Design alu, start of the top module:
module alu(
    input clk,
    input rst,
    input [31:0] op_a,         
    input [31:0] op_b,         
    input [2:0] op_code,       
    input mode_fp,             
    input round_mode,          
    input start,               
    output reg [31:0] result,  
    output reg valid_out,      
    output reg [4:0] flags     
);
For scale: ~350 flip-flops, roughly 110 I/O pins, ~46000 um^2 of cells after synthesis.
==> flow/config.mk <==
export PLATFORM = sky130hd
export DESIGN_NAME = alu
export DESIGN_NICKNAME = alu
export VERILOG_FILES = /design/flow/design.v
export SDC_FILE = /design/flow/constraint.sdc
export NUM_CORES = 4
export LEC_CHECK = 0
export ABC_AREA = 0
export CAP_MARGIN = 20
export CELL_PAD_IN_SITES_GLOBAL_PLACEMENT = 3
export CORE_ASPECT_RATIO = 0.55
export CORE_MARGIN = 2
export CORE_UTILIZATION = 23
export CTS_CLUSTER_SIZE = 17
export GPL_ROUTABILITY_DRIVEN = 0
export HOLD_SLACK_MARGIN = 0.29
export MIN_ROUTING_LAYER = met2
export PLACE_DENSITY_LB_ADDON = 0.24
export SETUP_SLACK_MARGIN = 2.39
export SLEW_MARGIN = 20
==> flow/constraint.sdc <==
create_clock -name core_clock -period 8.41 [get_ports {clk}]
set_input_delay 1.6820 -clock core_clock [delete_from_list [all_inputs] [get_ports {clk}]]
set_output_delay 1.6820 -clock core_clock [all_outputs]
set_load 0.01 [all_outputs]
run.sh (not shown) runs the stock make flow with config.mk's settings and CLKGATE_MAP_FILE=.
The baseline aborted during 5_1_grt on GRT-0232.
Rerun with:
- ABC_AREA: 0 -> default
- CELL_PAD_IN_SITES_GLOBAL_PLACEMENT: 3 -> default
- CORE_ASPECT_RATIO: 0.55 -> default
- CORE_UTILIZATION: 23 -> 51
- CTS_CLUSTER_SIZE: 17 -> 97
- GPL_ROUTABILITY_DRIVEN: 0 -> default
- HOLD_SLACK_MARGIN: 0.29 -> default
- MIN_ROUTING_LAYER: met2 -> default
- PLACE_DENSITY_LB_ADDON: 0.24 -> default
- SETUP_SLACK_MARGIN: 2.39 -> default
- clock period: 8.41 -> 12.2 ns (I/O delays scaled with it)
The new run finished with setup timing left.
Synthesized cell count stays the same.
Die size fell by about 55%.
Area after synthesis is unchanged.
Rerun with:
- CORE_UTILIZATION: 51 -> 13
- CTS_CLUSTER_SIZE: 97 -> default
- clock period: 12.2 -> 19.7 ns (I/O delays scaled with it)
=> The changed run ran to the end with no violations. Count of clock-buffer cells in the layout decreases by 6. Core utilization drops by 48 points. Setup slack is better by 3.4 ns. First-iteration DRC count is lower by 2.0%. Sequential power falls by 38%. Clock skew hardly moves.
Rerun with:
- CORE_UTILIZATION: 13 -> 35
- clock period: 19.7 -> 14.7 ns (I/O delays scaled with it)
After rerunning: The changed run completed with no timing, DRC or antenna violations. Final cell count fell by a quarter to a third. Utilization rose by 27 points. Via count came out higher by a few percent. Global-route usage is higher by 17 points. Final area went up slightly. Wire length goes up slightly. Count of clock-buffer cells in the layout goes up by 4. Die area went down by well over a third.
Rerun with:
- CORE_ASPECT_RATIO: default -> 1.21
- CORE_MARGIN: 2 -> 4
- MIN_ROUTING_LAYER: default -> met1
- PLACE_DENSITY_LB_ADDON: default -> 0.27
- clock period: 14.7 -> 18.8 ns (I/O delays scaled with it)
Result:
- worst hold slack is worse by 0.012 ns
- flip-flop count is unchanged
- maximum frequency drops by 18%
- sequential share of layout area climbs by 1.3 points
- combinational power drops by 33%
- die size climbs by 2.2%

---

Starting RTL as in the previous note.
==> flow/design.v (excerpt) <==
module alu(
    input clk,
    input rst,
    input [31:0] op_a,         
    input [31:0] op_b,         
    input [2:0] op_code,       
    input mode_fp,             
    input round_mode,          
    input start,               
    output reg [31:0] result,  
    output reg valid_out,      
    output reg [4:0] flags     
);
clock: 13.1 ns
lec_check: 0
abc_area: 0
cap_margin: 20
cell_pad_in_sites_detail_placement: 2
cell_pad_in_sites_global_placement: 2
core_margin: 2
core_utilization: 64
gpl_timing_driven: 1
max_routing_layer: met5
place_density: 0.51
setup_slack_margin: 3.16
slew_margin: 20
The starting point aborted during global placement without I/O (3_1_place_gp_skip_io) (GPL-0301).
==> next run, changes <==
==> flow/config.mk (replaced) <==
export PLATFORM = sky130hd
export DESIGN_NAME = alu
export DESIGN_NICKNAME = alu
export VERILOG_FILES = /design/flow/design.v
export SDC_FILE = /design/flow/constraint.sdc
export NUM_CORES = 4
export LEC_CHECK = 0
export CAP_MARGIN = 20
export CORE_MARGIN = 2
export CORE_UTILIZATION = 30
export SLEW_MARGIN = 20
==> flow/constraint.sdc (replaced) <==
create_clock -name core_clock -period 14.7 [get_ports {clk}]
set_input_delay 2.9400 -clock core_clock [delete_from_list [all_inputs] [get_ports {clk}]]
set_output_delay 2.9400 -clock core_clock [all_outputs]
set_load 0.01 [all_outputs]
After rerunning:
- Now the flow finished with timing, DRC and antenna clean
- die area climbs by 110%
- area after synthesis is unchanged
- synthesized cell count does not change
==> next run, changes <==
--- a/flow/config.mk
+++ b/flow/config.mk
@@ -7,5 +7,7 @@
 export LEC_CHECK = 0
+export ABC_AREA = 1
 export CAP_MARGIN = 20
 export CORE_MARGIN = 2
-export CORE_UTILIZATION = 30
+export CORE_UTILIZATION = 72
+export CTS_CLUSTER_SIZE = 97
 export SLEW_MARGIN = 20
==> flow/constraint.sdc (replaced) <==
create_clock -name core_clock -period 21.5 [get_ports {clk}]
set_input_delay 4.3000 -clock core_clock [delete_from_list [all_inputs] [get_ports {clk}]]
set_output_delay 4.3000 -clock core_clock [all_outputs]
set_load 0.01 [all_outputs]
After rerunning:
- The changed run finished with timing, DRC and antenna clean
- area after synthesis goes down by about 3.5%
- clock skew goes down by 0.028 ns
- total power goes down by about 45%
- first-iteration DRC count goes up by about 55%
- count of clock-buffer cells in the layout goes down by 5
==> next run, changes <==
--- a/flow/config.mk
+++ b/flow/config.mk
@@ -7,7 +7,6 @@
 export LEC_CHECK = 0
-export ABC_AREA = 1
 export CAP_MARGIN = 20
 export CORE_MARGIN = 2
-export CORE_UTILIZATION = 72
-export CTS_CLUSTER_SIZE = 97
+export CORE_UTILIZATION = 65
+export MAX_ROUTING_LAYER = met4
 export SLEW_MARGIN = 20
==> flow/constraint.sdc (replaced) <==
create_clock -name core_clock -period 11.9 [get_ports {clk}]
set_input_delay 2.3800 -clock core_clock [delete_from_list [all_inputs] [get_ports {clk}]]
set_output_delay 2.3800 -clock core_clock [all_outputs]
set_load 0.01 [all_outputs]
Result:
- The new run finished with setup timing left
- setup slack is worse by 5.7 ns
- global-route usage rises by 2.0 points
- total power is higher by well over a third
- flip-flop count is unchanged
- fmax goes up by a quarter to a third
==> next run, changes <==
--- a/flow/config.mk
+++ b/flow/config.mk
@@ -7,6 +7,10 @@
 export LEC_CHECK = 0
+export ABC_AREA = 0
 export CAP_MARGIN = 20
+export CORE_ASPECT_RATIO = 0.88
 export CORE_MARGIN = 2
-export CORE_UTILIZATION = 65
+export CORE_UTILIZATION = 56
+export CTS_CLUSTER_SIZE = 64
 export MAX_ROUTING_LAYER = met4
+export PLACE_DENSITY = 0.87
 export SLEW_MARGIN = 20
==> flow/constraint.sdc (replaced) <==
create_clock -name core_clock -period 21.5 [get_ports {clk}]
set_input_delay 4.3000 -clock core_clock [delete_from_list [all_inputs] [get_ports {clk}]]
set_output_delay 4.3000 -clock core_clock [all_outputs]
set_load 0.01 [all_outputs]
After rerunning: The new run completed with no timing, DRC or antenna violations. Clock power went down by 45%. Power is lower by 54%. Clock skew went up by 0.013 ns. Core utilization is lower by 19 points. Design area drops by 11%. Fmax shrinks by 27%. Clock-buffer cell count is higher by 5. Sequential power shrinks by 45%. Global-route usage falls by 15 points. Setup slack improved by 4.4 ns.
Power figures rest on the tool's default switching activity, not on a simulated workload.
